// DotProduct
module DotProduct(  
  input         clock,  
  input  [7:0]  io_a_0,
  input  [7:0]  io_a_1,
  input  [7:0]  io_a_2,
  input  [7:0]  io_a_3,
  input  [7:0]  io_a_4,
  input  [7:0]  io_a_5,
  input  [7:0]  io_a_6,
  input  [7:0]  io_a_7,
  input  [7:0]  io_a_8,
  input  [7:0]  io_a_9,
  input  [7:0]  io_a_10,
  input  [7:0]  io_a_11,
  input  [7:0]  io_a_12,
  input  [7:0]  io_a_13,
  input  [7:0]  io_a_14,
  input  [7:0]  io_a_15,
  input  [7:0]  io_b_0,  
  input  [7:0]  io_b_1,  
  input  [7:0]  io_b_2,  
  input  [7:0]  io_b_3,  
  input  [7:0]  io_b_4,  
  input  [7:0]  io_b_5,  
  input  [7:0]  io_b_6,  
  input  [7:0]  io_b_7,  
  input  [7:0]  io_b_8,  
  input  [7:0]  io_b_9,  
  input  [7:0]  io_b_10,  
  input  [7:0]  io_b_11,  
  input  [7:0]  io_b_12,  
  input  [7:0]  io_b_13,  
  input  [7:0]  io_b_14,  
  input  [7:0]  io_b_15,  
  output [20:0] io_y  
);
Size in the first run: ~6900 cells after synthesis, ~760 flip-flops, about 280 I/O pins.
==> flow/config.mk <==
export PLATFORM = sky130hd
export DESIGN_NAME = DotProduct
export DESIGN_NICKNAME = DotProduct
export VERILOG_FILES = /design/flow/design.v
export SDC_FILE = /design/flow/constraint.sdc
export NUM_CORES = 4
export LEC_CHECK = 0
export ABC_AREA = 0
export CAP_MARGIN = 25
export CELL_PAD_IN_SITES_DETAIL_PLACEMENT = 1
export CORE_MARGIN = 2
export CORE_UTILIZATION = 16
export MAX_ROUTING_LAYER = met4
export SLEW_MARGIN = 20
==> flow/constraint.sdc <==
create_clock -name core_clock -period 7.35 [get_ports {clock}]
set_input_delay 1.4700 -clock core_clock [delete_from_list [all_inputs] [get_ports {clock}]]
set_output_delay 1.4700 -clock core_clock [all_outputs]
set_load 0.01 [all_outputs]
run.sh (not shown) runs the stock make flow with config.mk's settings and CLKGATE_MAP_FILE=.
==> next run, changes <==
- ABC_AREA: 0 -> not set
- CAP_MARGIN: 25 -> 20
- CELL_PAD_IN_SITES_DETAIL_PLACEMENT: 1 -> not set
- CORE_UTILIZATION: 16 -> 62
- MAX_ROUTING_LAYER: met4 -> not set
- clock period: 7.35 -> 5.22 ns (I/O delays scaled with it)
After rerunning: Clock-buffer cell count drops by 11. Sequential share of layout area climbs by 1.5 points. Worst setup slack degrades by 1.1 ns.
==> next run, changes <==
- CORE_UTILIZATION: 62 -> 40
- clock period: 5.22 -> 4.77 ns (I/O delays scaled with it)
The changed run finished with timing, DRC and antenna clean.
Core utilization fell by 24 points.
Area after synthesis is unchanged.
Worst setup slack gets worse by 0.12 ns.
Global-route usage fell by 8.6 points.
==> next run, changes <==
- SETUP_SLACK_MARGIN: not set -> -0.27
After rerunning: The changed run ran to the end with violations: setup timing. Total power falls by 0.40%. Worst setup slack degrades by 0.42 ns. Global-route usage barely changes. Design area stays flat. Critical path depth rises by 2. Die size stays the same. Flip-flop count does not change. Wire length is about the same. Core utilization barely changes. Via count barely changes.

* * *

Starting RTL as in the previous note.
==> flow/config.mk <==
export PLATFORM = sky130hd
export DESIGN_NAME = DotProduct
export DESIGN_NICKNAME = DotProduct
export VERILOG_FILES = /design/flow/design.v
export SDC_FILE = /design/flow/constraint.sdc
export NUM_CORES = 4
export LEC_CHECK = 0
export CAP_MARGIN = 30
export CORE_ASPECT_RATIO = 1.05
export CORE_MARGIN = 10
export CORE_UTILIZATION = 40
export GPL_TIMING_DRIVEN = 0
export MIN_ROUTING_LAYER = met1
export SLEW_MARGIN = 40
export TNS_END_PERCENT = 95
==> flow/constraint.sdc <==
create_clock -name core_clock -period 5.0 [get_ports {clock}]
set_input_delay 1.0000 -clock core_clock [delete_from_list [all_inputs] [get_ports {clock}]]
set_output_delay 1.0000 -clock core_clock [all_outputs]
set_load 0.01 [all_outputs]
Change:
--- a/flow/config.mk
+++ b/flow/config.mk
@@ -7,8 +7,11 @@
 export LEC_CHECK = 0
+export ABC_AREA = 0
 export CAP_MARGIN = 30
 export CORE_ASPECT_RATIO = 1.05
-export CORE_MARGIN = 10
-export CORE_UTILIZATION = 40
+export CORE_MARGIN = 5
+export CORE_UTILIZATION = 46
+export CTS_CLUSTER_SIZE = 16
 export GPL_TIMING_DRIVEN = 0
-export MIN_ROUTING_LAYER = met1
+export MAX_ROUTING_LAYER = met4
+export MIN_ROUTING_LAYER = met2
 export SLEW_MARGIN = 40
Outcome:
- cell count is lower by 3.0%
- synthesized area does not change
- critical path depth decreases by 1
- worst hold slack gets worse by 0.014 ns
- die area falls by 17%
- final area is about the same
- routed wire length rises by 0.75%
- worst setup slack degrades by 0.14 ns
Change:
==> flow/config.mk (replaced) <==
export PLATFORM = sky130hd
export DESIGN_NAME = DotProduct
export DESIGN_NICKNAME = DotProduct
export VERILOG_FILES = /design/flow/design.v
export SDC_FILE = /design/flow/constraint.sdc
export NUM_CORES = 4
export LEC_CHECK = 0
export CAP_MARGIN = 30
export CORE_MARGIN = 2
export CORE_UTILIZATION = 72
export CTS_CLUSTER_DIAMETER = 379
export MAX_ROUTING_LAYER = met4
export SLEW_MARGIN = 20
==> flow/constraint.sdc (replaced) <==
create_clock -name core_clock -period 3.79 [get_ports {clock}]
set_input_delay 0.7580 -clock core_clock [delete_from_list [all_inputs] [get_ports {clock}]]
set_output_delay 0.7580 -clock core_clock [all_outputs]
set_load 0.01 [all_outputs]
Outcome:
- With this change the flow ran to the end with violations: negative setup slack
- synthesized area stays the same
- synthesized cell count stays the same
- clock power goes up by 26%
- clock-buffer cell count is lower by 2
- non-clock buffer count grows by 748
- sequential share of layout area is lower by 1.5 points
- sequential cell count is unchanged
- combinational power is higher by 82%
- setup slack gets worse by 0.63 ns
Change:
--- a/flow/config.mk
+++ b/flow/config.mk
@@ -10,4 +10,5 @@
 export CORE_UTILIZATION = 72
-export CTS_CLUSTER_DIAMETER = 379
+export HOLD_SLACK_MARGIN = 0.29
 export MAX_ROUTING_LAYER = met4
+export SETUP_SLACK_MARGIN = 0.33
 export SLEW_MARGIN = 20
==> flow/constraint.sdc (replaced) <==
create_clock -name core_clock -period 4.08 [get_ports {clock}]
set_input_delay 0.8160 -clock core_clock [delete_from_list [all_inputs] [get_ports {clock}]]
set_output_delay 0.8160 -clock core_clock [all_outputs]
set_load 0.01 [all_outputs]
After rerunning: The changed run finished but fails on negative setup slack. Setup slack is better by 0.36 ns. Global-route usage goes down by 4.4 points. Non-clock buffer count came out lower by 488. Core utilization is lower by 4.3 points. Fmax goes up slightly. Synthesized cell count is unchanged. Total power went down by about a fifth. Worst hold slack improves by 0.011 ns. Sequential cell count does not change. Cell area goes down by a few percent. Clock skew is higher by 0.0096 ns.
Change:
--- a/flow/config.mk
+++ b/flow/config.mk
@@ -10,5 +10,5 @@
 export CORE_UTILIZATION = 72
-export HOLD_SLACK_MARGIN = 0.29
+export CTS_CLUSTER_DIAMETER = 30
+export HOLD_SLACK_MARGIN = 0.06
 export MAX_ROUTING_LAYER = met4
-export SETUP_SLACK_MARGIN = 0.33
 export SLEW_MARGIN = 20
==> flow/constraint.sdc (replaced) <==
create_clock -name core_clock -period 3.79 [get_ports {clock}]
set_input_delay 0.7580 -clock core_clock [delete_from_list [all_inputs] [get_ports {clock}]]
set_output_delay 0.7580 -clock core_clock [all_outputs]
set_load 0.01 [all_outputs]
Effect:
- The changed run did not get past 5_1_grt (ODB-0269)
- area after synthesis does not change
- synthesized cell count does not change
- die size is unchanged
Change:
--- a/flow/config.mk
+++ b/flow/config.mk
@@ -7,7 +7,6 @@
 export LEC_CHECK = 0
-export CAP_MARGIN = 30
+export CAP_MARGIN = 20
 export CORE_MARGIN = 2
 export CORE_UTILIZATION = 72
-export CTS_CLUSTER_DIAMETER = 30
-export HOLD_SLACK_MARGIN = 0.06
+export HOLD_SLACK_MARGIN = -0.09
 export MAX_ROUTING_LAYER = met4
==> flow/constraint.sdc (replaced) <==
create_clock -name core_clock -period 4.08 [get_ports {clock}]
set_input_delay 0.8160 -clock core_clock [delete_from_list [all_inputs] [get_ports {clock}]]
set_output_delay 0.8160 -clock core_clock [all_outputs]
set_load 0.01 [all_outputs]
The new run finished but failed the layout checks on negative setup slack; die area is unchanged; synthesized cell count does not change; area after synthesis is unchanged.

* * *

## run A
DotProduct again, from the RTL that the note above started with.
==> flow/config.mk <==
export PLATFORM = sky130hd
export DESIGN_NAME = DotProduct
export DESIGN_NICKNAME = DotProduct
export VERILOG_FILES = /design/flow/design.v
export SDC_FILE = /design/flow/constraint.sdc
export NUM_CORES = 4
export LEC_CHECK = 0
export CAP_MARGIN = 5
export CORE_MARGIN = 2
export CORE_UTILIZATION = 72
export GPL_TIMING_DRIVEN = 1
export MAX_ROUTING_LAYER = met4
export PLACE_DENSITY = 0.65
export SLEW_MARGIN = 40
==> flow/constraint.sdc <==
create_clock -name core_clock -period 3.77 [get_ports {clock}]
set_input_delay 0.7540 -clock core_clock [delete_from_list [all_inputs] [get_ports {clock}]]
set_output_delay 0.7540 -clock core_clock [all_outputs]
set_load 0.01 [all_outputs]
Nothing crashed in run A and all stages finished; the problem is that the final layout failed, the offending checks being setup timing.
## Diff of input files: run B against run A
- CAP_MARGIN: 5 -> 30
- CTS_CLUSTER_DIAMETER: unset -> 101
- PLACE_DENSITY: 0.65 -> 0.4
### Flow results
The final report for run B shows a completed flow and a layout that fails verification, specifically setup timing.
Worst setup slack after layout came out exactly the same in run A and run B.
Diff run B..run A | final cell count | negligible
Diff run A..run B | path depth of the worst reg2reg path | unchanged
[compare] base=run A new=run B: global-route usage over all layers stayed essentially flat, met2 wire length stayed essentially flat.
From run A to run B, switching power as a share of total power did not move at all.
Utilization: run A vs run B — no meaningful difference
> inputs changed (run B -> run C)
- CTS_CLUSTER_DIAMETER: 101 -> 29
- GPL_TIMING_DRIVEN: 1 -> unset
- SLEW_MARGIN: 40 -> 20
- PLACE_DENSITY: 0.4 -> unset
- the clock period (ns, I/O delays scaled along): 3.77 -> 3.79
Notes after the runs:
As the logs show, run C stopped at 5_1_grt after a tool error, so it never reached the end of the flow.
Run C vs run B: post-placement setup slack up in run C
From run C to run B, cts-stage hold buffer count did not move at all.
Diff run C..run B | post-synthesis compound-gate area fraction | unchanged
Between run C and run B, the difference in top-level port count is negligible.
From run B to run C, proportion of register bits with asynchronous set or reset after synthesis did not move at all.
Total CTS buffers sits higher in run C than in run B.
Run C against run B; post-CTS resize count is up by more than 10%.
As far as count of instantiated cells in the yosys netlist goes, run B and run C are indistinguishable; the numbers are identical.
The lower final weighted congestion of routability-driven global placement came out of run B.
As far as maximum count of clock buffers along a single path goes, run C and run B are indistinguishable; the numbers are identical.
Between run B and run C, the total instance count after detailed placement figures differ only marginally.
What run D does differently from run C at the input level:
- CTS_CLUSTER_DIAMETER changed from 29 to 361
Notes after the runs:
In run D the implementation ran to completion but is not tape-out ready, as the final checks report setup timing.
Taking run C as the reference, in run D global placement routability congestion about even, post-synthesis chip area from yosys about even, number of gates resized after cts fell 150, maximum buffer depth of the clock tree about even, half-perimeter wire length after placement about even.
Level count of the clock H-tree: lower on run D
Against run C, TritonCTS buffer count in run D fell by more than half.
Re area share of fa/ha/maj cells after synthesis: no difference whatsoever between run C and run D.
On buffers inserted during post-CTS setup optimization, the higher figure sits with run C, not run D.
Power figures rest on the tool's default switching activity, not on a simulated workload.
